== wip/tundra ==
Design mm_gcd, start of the top module:
module mm_gcd (
    clock,
    reset,
    a,
    b,
    c,
    start,
    finished
);
Settings: LEC_CHECK=0, ABC_AREA=1, CAP_MARGIN=0, CORE_ASPECT_RATIO=0.94, CORE_MARGIN=2, CORE_UTILIZATION=69, CTS_CLUSTER_DIAMETER=169, CTS_CLUSTER_SIZE=79, GPL_TIMING_DRIVEN=1, MAX_ROUTING_LAYER=met4, MIN_ROUTING_LAYER=met1, PLACE_DENSITY=0.61, SLEW_MARGIN=20, TNS_END_PERCENT=40; clock period 2.41 ns.
run.sh (not shown) runs the stock make flow with config.mk's settings and CLKGATE_MAP_FILE=.
The flow completed for wip/tundra, but it is not clean: the layout still shows negative setup slack.
diff inputs: wip/tundra => wip/indigo
- MAX_ROUTING_LAYER no longer set, was met4
- MIN_ROUTING_LAYER no longer set, was met1
- CORE_UTILIZATION now 56, was 69
- CORE_ASPECT_RATIO no longer set, was 0.94
- CTS_CLUSTER_DIAMETER no longer set, was 169
- TNS_END_PERCENT no longer set, was 40
- CTS_CLUSTER_SIZE no longer set, was 79
- GPL_TIMING_DRIVEN no longer set, was 1
- PLACE_DENSITY no longer set, was 0.61
- CAP_MARGIN now 20, was 0
- the clock period (ns, I/O delays scaled along) now 5.0, was 2.41
==> comparison <==
Relative to wip/tundra, met3 demand-to-capacity share in global routing has gone down in wip/indigo. The flow did not stop early for wip/indigo: all stages ran, and the layout cleared the timing, DRC and antenna checks. Taking wip/tundra as the reference point, the transition at the pin with the smallest max-transition slack of wip/indigo rises by 380 ps. Between wip/tundra and wip/indigo, the post-route cell area is higher for wip/tundra.
Input-level comparison between wip/lagoon and wip/indigo:
- clearing ABC_AREA, which used to be 1
- swapping 20 for 35 in CAP_MARGIN
- swapping 56 for 68 in CORE_UTILIZATION
- putting MAX_ROUTING_LAYER at met4 where nothing was set
- putting CTS_CLUSTER_SIZE at 98 where nothing was set
- swapping 2 for 8 in CORE_MARGIN
- putting CTS_CLUSTER_DIAMETER at 296 where nothing was set
- putting PLACE_DENSITY at 0.36 where nothing was set
- putting TNS_END_PERCENT at 35 where nothing was set
- putting HOLD_SLACK_MARGIN at -0.09 where nothing was set
[summary]
[compare] base=wip/indigo new=wip/lagoon: pin count of the biggest net entering global routing decreased by 36% relative to the old numbers; routed wire length went down 9.3%; critical path buffer and inverter count decreased by 1 relative to the old numbers. Every stage of the flow completed for wip/lagoon, and the final layout passed the timing, DRC and antenna checks.
Setup changes, wip/lagoon to wip/willow
- CTS_CLUSTER_DIAMETER: 296 -> unset
- CAP_MARGIN: 35 -> 40
- PLACE_DENSITY: 0.36 -> unset
- CORE_UTILIZATION: 68 -> 40
- CORE_MARGIN: 8 -> 2
- CORE_ASPECT_RATIO: unset -> 0.5
- HOLD_SLACK_MARGIN: -0.09 -> unset
- MAX_ROUTING_LAYER: met4 -> unset
- CTS_CLUSTER_SIZE: 98 -> unset
- TNS_END_PERCENT: 35 -> 10
## What came out
Taking wip/lagoon as the reference, in wip/willow number of buffer cells added on primary ports now sits at about the same level, proportion of final cell area spent on non-clock buffers has remained practically unchanged, worst setup slack before clock tree synthesis moved down, smallest hold slack shows no meaningful change. wip/lagoon -> wip/willow: final routed DRC violation total delta 0, exact match. wip/willow does worse than wip/lagoon on final wirelength.
Changes in wip/sierra relative to wip/willow:
- setting CTS_CLUSTER_DIAMETER to 81 for the first time
- removing TNS_END_PERCENT (formerly 10)
- changing CAP_MARGIN from 40 to 20
- setting CTS_CLUSTER_SIZE to 10 for the first time
- setting PLACE_DENSITY to 0.41 for the first time
- removing CORE_ASPECT_RATIO (formerly 0.5)
==> results <==
- Re post-route clock period utilization: wip/sierra is 4.4 points down on wip/willow.
- The summed area of non-filler cells in the final layout reported for wip/sierra is smaller than that of wip/willow by about 0.8%.
- wip/sierra did not stop at any stage, and its layout met the timing, DRC and antenna checks.
- In wip/sierra, actual transition at the worst max-transition pin is higher than in wip/willow.
- wip/sierra ends up with lower met3 wire length than wip/willow does.
- Compared to wip/willow, wip/sierra has total of clock buffers placed in the layout 1 higher.
- From wip/willow to wip/sierra the numbers moved as follows: routed wire length saw an increase; count of non-filler cells in the finished layout saw a decrease.


## north
The RTL this note starts from:
==> flow/design.v <==
`timescale 1ns/10ps
module mm_gcd (
    clock,
    reset,
    a,
    b,
    c,
    start,
    finished
);
input clock;
input reset;
input [31:0] a;
input [31:0] b;
output [31:0] c;
reg [31:0] c;
input start;
output finished;
reg finished;
reg [31:0] y;
reg [31:0] x;
always @(posedge clock) begin: MM_GCD_RTL
    if (reset == 0) begin
        y <= 0;
        x <= 0;
        finished <= 1;
        c <= 0;
    end
    else begin
        if (start) begin
            finished <= 1'b0;
            x <= a;
            y <= b;
        end
        else begin
            if ((y == 0)) begin
                finished <= 1'b1;
                c <= x;
            end
            else if ((x > y)) begin
                x <= (x - y);
            end
            else begin
                y <= (y - x);
            end
        end
    end
end
endmodule
Settings: LEC_CHECK=0, CAP_MARGIN=20, CORE_MARGIN=2, CORE_UTILIZATION=72, CTS_CLUSTER_DIAMETER=36, CTS_CLUSTER_SIZE=50, HOLD_SLACK_MARGIN=-0.09, PLACE_DENSITY=0.35, SLEW_MARGIN=20; clock period 4.7 ns.
What south does differently from north at the input level:
- removing HOLD_SLACK_MARGIN (formerly -0.09)
- removing CTS_CLUSTER_SIZE (formerly 50)
- setting GPL_ROUTABILITY_DRIVEN to 0 for the first time
- removing CTS_CLUSTER_DIAMETER (formerly 36)
- changing CORE_UTILIZATION from 72 to 40
- removing PLACE_DENSITY (formerly 0.35)
- changing the clock period (ns, I/O delays scaled along) from 4.7 to 6.59
## What came out
north reports its source of the critical timing path as x[0] while south reports y[22].
Re share of final layout cell area taken by clock buffers and inverters: south and north aren't equal, and the higher value belongs to south.
Diff south and north: placed instance area higher in south
Per the comparison of south with north, cell area rose by about 2.3%; post-layout minimum cycle time has decreased; wire length +780 um.
Relative to south, the following input files were edited for east:
- SETUP_SLACK_MARGIN now 0.93, previously not set
- TNS_END_PERCENT now 15, previously not set
- CORE_ASPECT_RATIO now 0.5, previously not set
- GPL_ROUTABILITY_DRIVEN no longer set, was 0
- the clock period (ns, I/O delays scaled along) now 5.0, was 6.59
==> results <==
Taking south as the reference point, the minimum clock period of east rises by 280 ps.
The higher routed metal-1 wirelength came out of east.
Compared east vs south, and area of all placed cells without fillers is up in east.
Worst setup path startpoint: y[18] -> east, y[22] -> south
Between east and south, the number of cells on the worst reg-to-reg path is higher for east.
Going from south to east, count of placed standard cells in the final layout, fillers left out now larger; DRC marker count from the first detailed-route iteration now smaller; maximum fanout count along the critical path now larger.
[inputs] west vs east
- swapping 15 for 5 in TNS_END_PERCENT
- clearing SETUP_SLACK_MARGIN, which used to be 0.93
- putting HOLD_SLACK_MARGIN at -0.09 where nothing was set
- swapping 20 for 35 in CAP_MARGIN
- putting PLACE_DENSITY at 0.39 where nothing was set
- putting CTS_CLUSTER_SIZE at 98 where nothing was set
- putting CTS_CLUSTER_DIAMETER at 296 where nothing was set
- putting MAX_ROUTING_LAYER at met4 where nothing was set
- swapping 2 for 8 in CORE_MARGIN
Findings:
Per the final summary, west finished and its layout is clean on timing, DRC and antenna.
west vs east — final critical-path required period dropped 150 ps.
west packs its core tighter than east.
Against east, cell count in west rose slightly.
The clock latency of the later-clocked register in the worst-skew pair of west and that of east are within noise of each other.


== v51 ==
RTL: the design.v shown in full above, as it stands there.
clock: 3.42 ns
lec_check: 0
abc_area: 1
cap_margin: 20
core_margin: 2
core_utilization: 70
cts_cluster_diameter: 350
cts_cluster_size: 79
setup_slack_margin: -0.24
slew_margin: 20
v51 closes out successfully: all stages finished, all timing, DRC and antenna checks passed.
Setup changes, v51 to v54
Settings: removing ABC_AREA (formerly 1); removing CTS_CLUSTER_DIAMETER (formerly 350); changing SETUP_SLACK_MARGIN from -0.24 to -0.23; changing CORE_UTILIZATION from 70 to 66; removing CTS_CLUSTER_SIZE (formerly 79); changing the clock period (ns, I/O delays scaled along) from 3.42 to 3.18.
[summary]
- Ran to the end and failed final checks on negative setup slack: v54.
- Placeable core region improves in v54 relative to v51.
- v54 — xor and xnor area share after synthesis 3.2 points higher, v51 as reference
- v54 vs v51 — overall global routing resource usage rose 1.7 points.
- Summary: worst-case hold slack, v54 worse than v51
What v39 does differently from v54 at the input level:
Settings: CTS_CLUSTER_DIAMETER: unset -> 195; CORE_UTILIZATION: 66 -> 69; SETUP_SLACK_MARGIN: -0.23 -> unset; CTS_CLUSTER_SIZE: unset -> 100; the clock period (ns, I/O delays scaled along): 3.18 -> 5.0.
[summary]
The final layout from v39, which completed every stage, passed the timing, DRC and antenna checks at the end of the flow.
Looking at global-route usage, v39 sits 1.6 points lower than v54 does.
v54 has a higher utilization than v39.
Diff v54 -> v39: number of nets at the end of the flow moved down; pin count of the biggest net entering global routing rose 1; worst path setup slack after routing climbed 1460 ps; met1 global-route usage higher; area growth from synthesis to final layout saw a decrease.
In v39 the clock input transition at the sequential cells of the worst setup and hold paths turned out 30 ps higher than in v54.
Changes in v47 relative to v39:
Settings: CTS_CLUSTER_DIAMETER: 195 -> unset; CORE_UTILIZATION: 69 -> 40; CTS_CLUSTER_SIZE: 100 -> unset; the clock period (ns, I/O delays scaled along): 5.0 -> 3.8.
Notes after the runs:
Flop share of the area, v47 and v39: larger value in v39
v47: critical path data required time 1190 ps below v39
Higher smallest setup slack after layout goes to v39 over v47.
Post-route clock period utilization (lower): v39
Compared v47 against v39; final total negative setup slack within noise.


== run A ==
RTL: the design.v shown in full above, as it stands there.
clock: 6.59 ns
lec_check: 0
cap_margin: 20
cell_pad_in_sites_detail_placement: 2
core_margin: 2
core_utilization: 40
gpl_routability_driven: 0
gpl_timing_driven: 0
setup_slack_margin: 1.03
slew_margin: 20
Input-level comparison between run B and run A:
diff --git a/flow/config.mk b/flow/config.mk
--- a/flow/config.mk
+++ b/flow/config.mk
@@ -9 +8,0 @@
-export CELL_PAD_IN_SITES_DETAIL_PLACEMENT = 2
@@ -12,3 +11,2 @@
-export GPL_ROUTABILITY_DRIVEN = 0
-export GPL_TIMING_DRIVEN = 0
-export SETUP_SLACK_MARGIN = 1.03
+export CTS_CLUSTER_DIAMETER = 186
+export CTS_CLUSTER_SIZE = 100
@@ -15,0 +14 @@
+export TNS_END_PERCENT = 10
==> flow/constraint.sdc <==
create_clock -name core_clock -period 5.0 [get_ports {clock}]
set_input_delay 1.0000 -clock core_clock [delete_from_list [all_inputs] [get_ports {clock}]]
set_output_delay 1.0000 -clock core_clock [all_outputs]
set_load 0.01 [all_outputs]
## What came out
Delta (run B minus run A): detailed-route wire length decreased 20000 um; detail-routed net length per standard cell decreased 41%; first-pass GRT wire length decreased about 40%; relative area of clock buffers and inverters in the final design essentially unchanged.
Half-perimeter wire length of the detailed placement result improves in run B relative to run A.
Higher global routing usage on met2 goes to run A over run B.
Going from run A to run B, design area shrank by a few percent.
Comparing run A against run B, there is no change at all in sum of overflow across all layers after global routing.
Edits applied to the flow inputs when going from run B to run C:
diff --git a/flow/config.mk b/flow/config.mk
--- a/flow/config.mk
+++ b/flow/config.mk
@@ -11,2 +11,4 @@
-export CTS_CLUSTER_DIAMETER = 186
-export CTS_CLUSTER_SIZE = 100
+export CTS_CLUSTER_DIAMETER = 296
+export CTS_CLUSTER_SIZE = 98
+export HOLD_SLACK_MARGIN = -0.09
+export PLACE_DENSITY = 0.39
@@ -14 +15,0 @@
-export TNS_END_PERCENT = 10
The flow did not stop early for run C: all stages ran, and the layout cleared the timing, DRC and antenna checks.
The worst-path cell with the longest stage delay comes out o31ai_1 in one run and nor3_2 in the other, namely in run C and run B respectively.
What run B reported for first-iteration DRC count has to be multiplied by 1.16 to get the figure for run C.
In the metrics for run B and run C, the one carrying the lower worst stage delay on the critical path is run C.
In terms of insertion delay to the later sink of the worst-skew pair, run B and run C differ only marginally.
Combinational cell area excluding buffers and inverters: run B vs run C, no meaningful difference
Delta (run C minus run B): count of plain and timing-repair buffers shows an increase of 0.93%, fraction of the cycle the final worst path needs higher, maximum frequency from static timing analysis went down about 3.3%, flop share of the area did not really move.


== v6 ==
// mm_gcd: RTL as listed in full above, without the edits since
export LEC_CHECK = 0
export ABC_AREA = 1
export CAP_MARGIN = 20
export CORE_MARGIN = 2
export CORE_UTILIZATION = 72
export CTS_CLUSTER_DIAMETER = 109
export CTS_CLUSTER_SIZE = 95
export PLACE_DENSITY_LB_ADDON = 0.0
export SETUP_SLACK_MARGIN = 0.3
export SLEW_MARGIN = 20
export TNS_END_PERCENT = 5
create_clock -name core_clock -period 1.02 [get_ports {clock}]
FAIL v6 @ detailed placement (3_5_place_dp): tool exited with error
Inputs modified between v6 and v7:
- CTS_CLUSTER_DIAMETER removed (was 109)
- TNS_END_PERCENT removed (was 5)
- ABC_AREA removed (was 1)
- SETUP_SLACK_MARGIN changed from 0.3 to -0.24
- CORE_UTILIZATION changed from 72 to 70
- PLACE_DENSITY_LB_ADDON removed (was 0.0)
- CTS_CLUSTER_SIZE removed (was 95)
- the clock period (ns, I/O delays scaled along) changed from 1.02 to 3.42
v6: it failed with a tool error in detailed placement (3_5_place_dp), so there are no final results.
v7 | stages: all done | timing, DRC, antenna: all pass
Compared with v6, in v7 number of cells in the yosys synthesis report saw a decrease, number of buffers added on ports saw little to no change, area share of fa/ha/maj cells after synthesis saw an increase, die outline height saw a decrease.
Compared v7 vs v6, and overall die area is down in v7.
Summary of v7 over v6: horizontal extent of the die moved down, number of standard cells after synthesis moved down, synthesized chip area reported by yosys moved down.
[v7] total standard cell area after synthesis fell 12% relative to v6
v7 vs v6 — synthesized area per cell climbed by more than a quarter


Starts from the design.v that is shown in full above.
Settings: LEC_CHECK=0, CAP_MARGIN=20, CORE_MARGIN=2, CORE_UTILIZATION=66, CTS_CLUSTER_DIAMETER=59, SETUP_SLACK_MARGIN=-0.2, SLEW_MARGIN=20; clock period 2.68 ns.
The starting point ran to the end with violations: setup timing.
Edit:
Settings changed: CORE_UTILIZATION 66 to 68, SETUP_SLACK_MARGIN -0.2 to not set.
Clock period 2.68 ns to 3.04 ns, I/O delays scaled along.
Result: With this change the flow failed in global routing (5_1_grt) with GRT-0232. Area after synthesis stays the same. Synthesized cell count is unchanged. Die area shrinks by a few percent.
Edit:
Settings changed: CORE_UTILIZATION 68 to 40, CTS_CLUSTER_DIAMETER 59 to not set.
Clock period 3.04 ns to 5.0 ns, I/O delays scaled along.
Outcome: Now the flow completed with no timing, DRC or antenna violations; die area rises by 67%; synthesized cell count is unchanged; synthesized area does not change.
Edit:
Settings changed: CORE_MARGIN 2 to 8, CORE_UTILIZATION 40 to 68, CTS_CLUSTER_DIAMETER set to 296, CTS_CLUSTER_SIZE set to 98, HOLD_SLACK_MARGIN set to -0.09, MAX_ROUTING_LAYER set to met4, PLACE_DENSITY set to 0.39, TNS_END_PERCENT set to 35.
What happened: The new run finished with timing, DRC and antenna clean; worst setup slack loses 140 ps; die size shrinks by 26%; critical path depth decreases by 2.


== exp/tundra ==
Starts from the design.v that is shown in full above.
make LEC_CHECK=0 ABC_AREA=1 CAP_MARGIN=20 CORE_ASPECT_RATIO=0.79 CORE_MARGIN=3 CORE_UTILIZATION=45 CTS_CLUSTER_SIZE=30 GPL_TIMING_DRIVEN=0 MAX_ROUTING_LAYER=met4 MIN_ROUTING_LAYER=met2 PLACE_DENSITY=0.61 SLEW_MARGIN=15 finish   # period 2.35 ns
exp/tundra never completed, since it errored out during global routing (5_1_grt).
diff inputs: exp/tundra => exp/sierra
Settings: removing MAX_ROUTING_LAYER (formerly met4); removing PLACE_DENSITY (formerly 0.61); removing GPL_TIMING_DRIVEN (formerly 0); removing MIN_ROUTING_LAYER (formerly met2); changing CORE_MARGIN from 3 to 2; removing ABC_AREA (formerly 1); removing CORE_ASPECT_RATIO (formerly 0.79); changing CORE_UTILIZATION from 45 to 57; changing SLEW_MARGIN from 15 to 20; removing CTS_CLUSTER_SIZE (formerly 30); changing the clock period (ns, I/O delays scaled along) from 2.35 to 3.8.
## What came out
Re instance area at placement: exp/sierra is about 12% down on exp/tundra. Sort exp/sierra and exp/tundra by adder-cell share of the synthesized area asc -> top: exp/tundra. On exp/sierra: cell count after placement is 617 lower than what exp/tundra gave. Comparing exp/sierra and exp/tundra, the lower register area share after synthesis is on exp/tundra. Looking at post-cts sizing count, exp/sierra sits 102 lower than exp/tundra does. exp/sierra completed end to end with timing, DRC and antenna clean.
Input changes introduced in exp/violet (baseline for comparison: exp/sierra):
Settings: CTS_CLUSTER_DIAMETER now 30, previously not set; SETUP_SLACK_MARGIN now 0.55, previously not set; CORE_UTILIZATION now 66, was 57; the clock period (ns, I/O delays scaled along) now 3.2, was 3.8.
==> comparison <==
global routing (5_1_grt): exp/violet exited with error. exp/sierra: flow completed, timing, DRC and antenna clean. Between exp/violet and exp/sierra, chip area is higher for exp/sierra, exp/violet comes in under that. Compared with exp/sierra, exp/violet degrades setup slack at placement. Summary — final RePlAce weighted congestion, exp/violet relative to exp/sierra: higher, by about 6%. As of exp/violet, overall die width had fallen by a few percent compared to exp/sierra. Total of cells resized after clock tree synthesis was lower in exp/sierra than in exp/violet.
### exp/violet -> exp/raven
Settings: ABC_AREA: unset -> 1; PLACE_DENSITY_LB_ADDON: unset -> 0.0; CTS_CLUSTER_DIAMETER: 30 -> unset; CORE_UTILIZATION: 66 -> 72; SETUP_SLACK_MARGIN: 0.55 -> unset; the clock period (ns, I/O delays scaled along): 3.2 -> 1.03.
==> results <==
The runs compared here, exp/violet and exp/raven, all ended either early or with open violations. As the logs show, exp/violet stopped at global routing (5_1_grt) after a tool error, so it never reached the end of the flow. Compared with exp/violet, exp/raven shows a higher overall die area. The lower area fraction in compound gates came out of exp/raven. exp/raven ended up with a higher global placer's final weighted congestion than exp/violet did. Taking exp/violet as the reference, in exp/raven count of input and output buffers neither gained nor lost much, post-synth design cell area picked up an extra about 13%. Of exp/violet and exp/raven, exp/violet shows the higher XOR/XNOR share of the synthesized area, with exp/raven below it.
